Design fpgaminer_top, start of the top module:
module fpgaminer_top (clk, rst, midstate, data, mask, golden_nonce, golden_valid);
   parameter LOOP_LOG2 = 5;
   localparam [5:0] LOOP = (6'd1 << LOOP_LOG2);
   localparam [31:0] GOLDEN_NONCE_OFFSET = (32'd1 << (7 - LOOP_LOG2)) + 32'd1;
   input clk;
   input rst;
   input [255:0] midstate;
   input [95:0]  data;
   input [31:0]  mask;
   output reg [31:0] golden_nonce;
   output reg 	     golden_valid;
   reg [255:0] state;
   reg [511:0] data_r;
   reg [31:0]  nonce;
   wire        hash_clk = clk;
   wire [255:0] hash, hash2;
   reg [5:0] 	cnt;
   reg 		feedback;
   sha256_transform #(.LOOP(LOOP)) uut (
					.clk(hash_clk),
					.feedback(feedback),
					.cnt(cnt),
					.rx_state(state),
					.rx_input(data_r),
					.tx_hash(hash)
					);
   sha256_transform #(.LOOP(LOOP)) uut2 (
					 .clk(hash_clk),
					 .feedback(feedback),
					 .cnt(cnt),
					 .rx_state(256'h5be0cd191f83d9ab9b05688c510e527fa54ff53a3c6ef372bb67ae856a09e667),
					 .rx_input({256'h0000010000000000000000000000000000000000000000000000000080000000, hash}),
					 .tx_hash(hash2)
					 );
   reg [255:0] 	midstate_buf, data_buf;
   reg [31:0] 	mask_buf;
   reg 		is_golden_ticket;
   reg 		feedback_d1;
   reg [2:0] 	primed;
   wire [5:0] 	cnt_next;
   wire [31:0] 	nonce_next;
   wire 	feedback_next;
   wire 	reset = rst;
   assign cnt_next =  reset ? 6'd0 : (LOOP == 1) ? 6'd0 : (cnt + 6'd1) & (LOOP-1);
   assign feedback_next = (LOOP == 1) ? 1'b0 : (cnt_next != {(LOOP_LOG2){1'b0}});
   assign nonce_next =
		      reset ? 32'd0 :
		      feedback_next ? nonce : (nonce + 32'd1);
   always @ (posedge hash_clk)
     begin
	midstate_buf <= midstate;
	data_buf <= {160'd0, data};
	mask_buf <= mask;
	cnt <= cnt_next;
	feedback <= feedback_next;
	feedback_d1 <= feedback;
	state <= midstate_buf;
	data_r <= {384'h000002800000000000000000000000000000000000000000000000000000000000000000000000000000000080000000, nonce_next, data_buf[95:0]};
	nonce <= nonce_next;
	if (reset)
	  primed <= 3'd0;
	else if (!feedback_d1 && primed != 3'd6)
	  primed <= primed + 3'd1;
	is_golden_ticket <= ((hash2[255:224] & mask_buf) == 32'h00000000) && !feedback_d1 && (primed == 3'd6) && !reset;
	if(is_golden_ticket)
	  begin
	     if (LOOP == 1)
	       golden_nonce <= nonce - 32'd131;
	     else if (LOOP == 2)
	       golden_nonce <= nonce - 32'd66;
	     else
	       golden_nonce <= nonce - GOLDEN_NONCE_OFFSET;
  ...
Size: about 17000 cells after synthesis, roughly 4200 flip-flops, ~420 I/O pins, about 190000 sq um of cells after synthesis.
clock: 9.97 ns
lec_check: 0
abc_area: 0
cap_margin: 20
core_aspect_ratio: 0.99
core_margin: 2
core_utilization: 68
max_routing_layer: met4
min_routing_layer: met1
place_density: 0.61
setup_slack_margin: 2.96
slew_margin: 40
run.sh (not shown) runs the stock make flow with config.mk's settings and CLKGATE_MAP_FILE=.
The starting point ended with an error in 5_1_grt, error ODB-0269.
Edit:
==> flow/config.mk (replaced) <==
export PLATFORM = sky130hd
export DESIGN_NAME = fpgaminer_top
export DESIGN_NICKNAME = fpgaminer_top
export VERILOG_FILES = /design/flow/design.v
export SDC_FILE = /design/flow/constraint.sdc
export NUM_CORES = 4
export LEC_CHECK = 0
export CAP_MARGIN = 20
export CORE_MARGIN = 2
export CORE_UTILIZATION = 27
export PLACE_DENSITY = 0.6
export SLEW_MARGIN = 20
==> flow/constraint.sdc (replaced) <==
create_clock -name core_clock -period 10.9 [get_ports {clk}]
set_input_delay 2.1800 -clock core_clock [delete_from_list [all_inputs] [get_ports {clk}]]
set_output_delay 2.1800 -clock core_clock [all_outputs]
set_load 0.01 [all_outputs]
Now the flow ran to the end with no violations.
Area after synthesis stays the same.
Die size is higher to 2.5 times its value.
Synthesized cell count stays the same.
Edit:
--- a/flow/config.mk
+++ b/flow/config.mk
@@ -7,0 +8 @@
+export ABC_AREA = 1
@@ -8,0 +10 @@
+export CORE_ASPECT_RATIO = 0.7
@@ -10 +12,3 @@
-export CORE_UTILIZATION = 27
+export CORE_UTILIZATION = 72
+export CTS_CLUSTER_DIAMETER = 297
+export CTS_CLUSTER_SIZE = 10
@@ -11,0 +16 @@
+export SETUP_SLACK_MARGIN = 1.66
@@ -12,0 +18 @@
+export TNS_END_PERCENT = 5
==> flow/constraint.sdc (replaced) <==
create_clock -name core_clock -period 5.53 [get_ports {clk}]
set_input_delay 1.1060 -clock core_clock [delete_from_list [all_inputs] [get_ports {clk}]]
set_output_delay 1.1060 -clock core_clock [all_outputs]
set_load 0.01 [all_outputs]
Effect: This time the run stopped in 5_1_grt with GRT-0232; synthesized area came out higher by 2.9%; die size fell by 61%; synthesized cell count rose by 37%.
Edit:
==> flow/config.mk (replaced) <==
export PLATFORM = sky130hd
export DESIGN_NAME = fpgaminer_top
export DESIGN_NICKNAME = fpgaminer_top
export VERILOG_FILES = /design/flow/design.v
export SDC_FILE = /design/flow/constraint.sdc
export NUM_CORES = 4
export LEC_CHECK = 0
export CAP_MARGIN = 20
export CORE_MARGIN = 2
export CORE_UTILIZATION = 68
export CTS_CLUSTER_SIZE = 68
export SLEW_MARGIN = 20
==> flow/constraint.sdc (replaced) <==
create_clock -name core_clock -period 7.97 [get_ports {clk}]
set_input_delay 1.5940 -clock core_clock [delete_from_list [all_inputs] [get_ports {clk}]]
set_output_delay 1.5940 -clock core_clock [all_outputs]
set_load 0.01 [all_outputs]
The new run failed in 5_1_grt on GRT-0232.
Die size rises by 2.9%.
Synthesized area falls by 2.8%.
Synthesized cell count falls by about 27%.
